==> inputs of run a <==
==> flow/design.v (excerpt) <==
module bnn_layer0 (
    input  wire        clk,
    input  wire        reset_n,
    input  wire        i_run,
    output wire        o_idle,
    output wire        o_done,
    output wire [6:0]  addr_input,
    output wire        ce_input,
    input  wire [27:0] q_input,
    output wire [1:0]  addr_weight,
    output wire        ce_weight,
    input  wire [26:0] q_weight,
    output wire [6:0]  addr_output,
    output wire        we_output,
    output wire [25:0] d_output
);
wire        w_read, w_write;
wire        w_we_input, w_we_weight, w_ce_output, w_we_output;
wire [27:0] w_d_input;
wire [26:0] w_d_weight;
bnn_layer #(
    .CNT_BIT         (31),
    .IN_MEM_DWIDTH   (28),
    .IN_MEM_AWIDTH   (7),
    .IN_MEM_DEPTH    (84),
    .WEGT_MEM_DWIDTH (27),
    .WEGT_MEM_AWIDTH (2),
    .WEGT_MEM_DEPTH  (3),
    .OUT_MEM_DWIDTH  (26),
    .OUT_MEM_AWIDTH  (7),
    .OUT_MEM_DEPTH   (78),
    .WEGT_WIDTH      (3),
    .IN_DATA_WIDTH   (28),
    .STRIDE          (1),
    .IN_CHANNEL      (3),
    .OUT_CHANNEL     (3)
) u_bnn_layer (
    .clk         (clk),
    .reset_n     (reset_n),
    .i_run       (i_run),
    .i_num_cnt   (31'd84),
    .o_idle      (o_idle),
    .o_read      (w_read),
    .o_write     (w_write),
    .o_done      (o_done),
    .addr_input  (addr_input),
    .ce_input    (ce_input),
    .we_input    (w_we_input),
    .q_input     (q_input),
    .d_input     (w_d_input),
    .addr_weight (addr_weight),
    .ce_weight   (ce_weight),
    .we_weight   (w_we_weight),
    .q_weight    (q_weight),
    .d_weight    (w_d_weight),
    .addr_output (addr_output),
    .ce_output   (w_ce_output),
    .we_output   (w_we_output),
    .q_output    (26'd0),
    .d_output    (d_output)
);
assign we_output = w_ce_output & w_we_output;
endmodule
export LEC_CHECK = 0
export ABC_AREA = 1
export CAP_MARGIN = 15
export CELL_PAD_IN_SITES_DETAIL_PLACEMENT = 0
export CELL_PAD_IN_SITES_GLOBAL_PLACEMENT = 1
export CORE_MARGIN = 10
export CORE_UTILIZATION = 32
export CTS_CLUSTER_SIZE = 31
export GPL_ROUTABILITY_DRIVEN = 0
export GPL_TIMING_DRIVEN = 0
export MAX_ROUTING_LAYER = met4
export PLACE_DENSITY_LB_ADDON = 0.22
export SETUP_SLACK_MARGIN = 0.04
export SLEW_MARGIN = 20
create_clock -name core_clock -period 4.31 [get_ports {clk}]
run.sh (not shown) runs the stock make flow with config.mk's settings and CLKGATE_MAP_FILE=.
==> inputs of run b, as changes to run a <==
==> flow/config.mk (replaced) <==
export PLATFORM = sky130hd
export DESIGN_NAME = bnn_layer0
export DESIGN_NICKNAME = bnn_layer0
export VERILOG_FILES = /design/flow/design.v
export SDC_FILE = /design/flow/constraint.sdc
export NUM_CORES = 4
export LEC_CHECK = 0
export CAP_MARGIN = 20
export CORE_MARGIN = 2
export CORE_UTILIZATION = 72
export PLACE_DENSITY = 0.66
export SETUP_SLACK_MARGIN = 0.76
export SLEW_MARGIN = 20
==> flow/constraint.sdc (replaced) <==
create_clock -name core_clock -period 4.55 [get_ports {clk}]
set_input_delay 0.9100 -clock core_clock [delete_from_list [all_inputs] [get_ports {clk}]]
set_output_delay 0.9100 -clock core_clock [all_outputs]
set_load 0.01 [all_outputs]
==> inputs of run c, as changes to run a <==
==> flow/config.mk (replaced) <==
export PLATFORM = sky130hd
export DESIGN_NAME = bnn_layer0
export DESIGN_NICKNAME = bnn_layer0
export VERILOG_FILES = /design/flow/design.v
export SDC_FILE = /design/flow/constraint.sdc
export NUM_CORES = 4
export LEC_CHECK = 0
export CAP_MARGIN = 0
export CORE_MARGIN = 2
export CORE_UTILIZATION = 72
export CTS_CLUSTER_DIAMETER = 97
export CTS_CLUSTER_SIZE = 20
export PLACE_DENSITY = 0.92
export SETUP_SLACK_MARGIN = 0.65
export SLEW_MARGIN = 5
==> flow/constraint.sdc (replaced) <==
create_clock -name core_clock -period 4.66 [get_ports {clk}]
set_input_delay 0.9320 -clock core_clock [delete_from_list [all_inputs] [get_ports {clk}]]
set_output_delay 0.9320 -clock core_clock [all_outputs]
set_load 0.01 [all_outputs]
==> results.toml <==
# synthesis and place-and-route metrics
[critical_path]
critical_path.cell_chain = "fa_1, inv_1, fa_1, inv_1, fa_1, inv_1, fa_1, fa_1, fa_1, inv_1, ha_1, a21o_1, fa_2, a21o_1, a21oi_2, xnor2_1, mux2_4"

[run_status]
status = "failed layout checks"
so_faults = "negative setup slack"

[logic_synthesis]
ys_sh_aoi = 0.05005
xor_share = 0.09291

[final_layout]
buffer_area_frac = 0.03429
seq_area_frac = 0.4193
instances_no_fill = 8321

[global_route]
track_usage = 0.3549

[hold_path]
hold_class = "in2async"

[final_timing]
max_freq_mhz = 195.2
worst_slack_ns = -0.5736
setup_violations = 104
(the above is from run b)
==> results.toml <==
# synthesis and place-and-route metrics
[critical_path]
critical_path.cell_chain = "fa_1, inv_2, fa_1, inv_2, fa_1, inv_1, fa_1, fa_2, fa_1, inv_2, ha_4, a21oi_4, fa_2, inv_2, a21o_1, a21oi_2, xnor2_1, mux2_2"
r2r-start = "u_bnn_layer.u_bnn_core.r_xnor_result[20][17]"

[global_route]
track_usage = 0.3905

[final_layout]
buffer_area_frac = 0.03621
seq_area_frac = 0.4319
instances_no_fill = 8178

[final_timing]
setup_violations = 98
max_freq_mhz = 188.3
worst_slack_ns = -0.6516

[hold_path]
hold_class = "in2async"

[detailed_routing]
wl_met2_um = 102600

[run_status]
so_faults = "negative setup slack"
status = "failed layout checks"

[logic_synthesis]
ys_sh_aoi = 0.05005
xor_share = 0.09291

[power_and_ir_drop]
powerSeq_w = 0.0128
(the above is from run c)
==> results.toml <==
# synthesis and place-and-route metrics
[run_status]
status = "failed layout checks"
so_faults = "negative setup slack"

[final_layout]
instances_no_fill = 13060
fin_area_um2 = 94720
seq_area_frac = 0.3894
seqCellArea_um2 = 36880

[critical_path]
critical_path.cell_chain = "fa_1, inv_1, fa_1, inv_1, fa_1, inv_1, fa_1, fa_1, fa_1, inv_1, ha_1, a21o_1, fa_2, a21oi_1, nor2_1, nor2_2, xor2_4, o21ai_1"

[hold_path]
hold_class = "reg2reg"

[global_route]
grt_max_degree = 139
track_usage = 0.3166

[final_timing]
max_freq_mhz = 186.5
worst_slack_ns = -1.052
setup_violations = 104

[clocking]
cts-hold-fix-buffers = 1

[logic_synthesis]
xor_share = 0.01658
fa_ha_area_frac = 0.1574
ys_sh_aoi = 0.1042
(the above is from run a)
